== run 1 ==
// fft_4pt
module fft_4pt #(
    parameter DATA_WIDTH = 16
) (
    input clk,
    input rst_n,
    input data_valid_in,
    input  signed [DATA_WIDTH-1:0] x0_r,
    input  signed [DATA_WIDTH-1:0] x0_i,
    input  signed [DATA_WIDTH-1:0] x1_r,
    input  signed [DATA_WIDTH-1:0] x1_i,
    input  signed [DATA_WIDTH-1:0] x2_r,
    input  signed [DATA_WIDTH-1:0] x2_i,
    input  signed [DATA_WIDTH-1:0] x3_r,
    input  signed [DATA_WIDTH-1:0] x3_i,
    output data_valid_out,
    output signed [DATA_WIDTH+1:0] X0_r,
    output signed [DATA_WIDTH+1:0] X0_i,
    output signed [DATA_WIDTH+1:0] X1_r,
    output signed [DATA_WIDTH+1:0] X1_i,
    output signed [DATA_WIDTH+1:0] X2_r,
    output signed [DATA_WIDTH+1:0] X2_i,
    output signed [DATA_WIDTH+1:0] X3_r,
    output signed [DATA_WIDTH+1:0] X3_i
);
Size: ~2,400 cells after synthesis, roughly 280 I/O pins, about 0.024 mm2 of cells after synthesis.
clock: 4.86 ns
lec_check: 0
abc_area: 0
cap_margin: 20
cell_pad_in_sites_detail_placement: 0
core_aspect_ratio: 0.53
core_margin: 2
core_utilization: 66
gpl_timing_driven: 1
max_routing_layer: met4
min_routing_layer: met1
setup_slack_margin: 1.11
slew_margin: 20
run.sh (not shown) runs the stock make flow with config.mk's settings and CLKGATE_MAP_FILE=.
Run 1 closes out successfully: all stages finished, all timing, DRC and antenna checks passed.
Inputs modified between run 1 and run 2:
- a change of CORE_UTILIZATION from 66 to 67
- a deleted CORE_ASPECT_RATIO that had been 0.53
- a change of SETUP_SLACK_MARGIN from 1.11 to 0.43
- an added CTS_CLUSTER_SIZE of 14
- a change of the clock period (ns, I/O delays scaled along) from 4.86 to 2.33
[summary]
Of run 1 and run 2, only run 1 finishes the flow clean.
Status: number of buffer cells added on primary ports parity (run 1, run 2)
Synthesized-area fraction occupied by and/or/nand/nor cells came out exactly the same in run 2 and run 1.
From run 2 to run 1, number of distinct library cells after synthesis did not move at all.
Between run 2 and run 1, the post-CTS resize count is higher for run 2.
Comparing the two runs side by side, run 2 comes out ahead of run 1 on chip footprint.
The following lists how run 3 was set up differently from run 2:
- a change of CTS_CLUSTER_SIZE from 14 to 35
- a change of CORE_UTILIZATION from 67 to 68
- a change of SETUP_SLACK_MARGIN from 0.43 to 1.11
- a change of the clock period (ns, I/O delays scaled along) from 2.33 to 4.86
==> results <==
- Run 3 | stages: all done | timing, DRC, antenna: all pass
- Die area | run 3 < run 2
- Compare run 3 and run 2 | chip height lower: run 3
- Re area inside the core boundary: run 2 was higher than run 3.
- In run 3 the post-CTS repair timing setup buffer count turned out 140 lower than in run 2.
- In run 3 relative to run 2, number of placed instances, taps included had gone down by a few percent.
- Diff run 3..run 2 | share of flip-flops with an asynchronous set or reset | negligible
- Compare run 3 and run 2 | half-perimeter wire length after placement lower: run 3
- Weighted congestion reported at the end of routability-driven placement in run 3 vs run 2: down 3.1%
- Lower die boundary width was reported by run 3, not run 2.
The following lists how run 4 was set up differently from run 3:
- MIN_ROUTING_LAYER no longer set, was met1
- CELL_PAD_IN_SITES_DETAIL_PLACEMENT no longer set, was 0
- MAX_ROUTING_LAYER no longer set, was met4
- ABC_AREA no longer set, was 0
- CTS_CLUSTER_SIZE no longer set, was 35
- GPL_TIMING_DRIVEN no longer set, was 1
- SETUP_SLACK_MARGIN no longer set, was 1.11
- CORE_UTILIZATION now 40, was 68
- the clock period (ns, I/O delays scaled along) now 3.0, was 4.86
Notes after the runs:
Clock network area share delta (run 4 -> run 3): insignificant. Changes observed in run 4 relative to run 3: power in combinational cells climbed 61%, non-clock buffer total of the final layout climbed 10%. Compared with run 3, run 4 ends up with more cell area. Per the comparison of run 4 with run 3, worst setup slack before clock tree synthesis went down by 1870 ps; global-route usage over all layers shows a reduction of 16 points; reported clock group power increased by about 60% relative to the old numbers. Run 4 against run 3: half-perimeter wire length of the detailed placement result went up about 5.6%; maximum resistive drop on vdd lost 0.028 mV.
Power figures rest on the tool's default switching activity, not on a simulated workload.
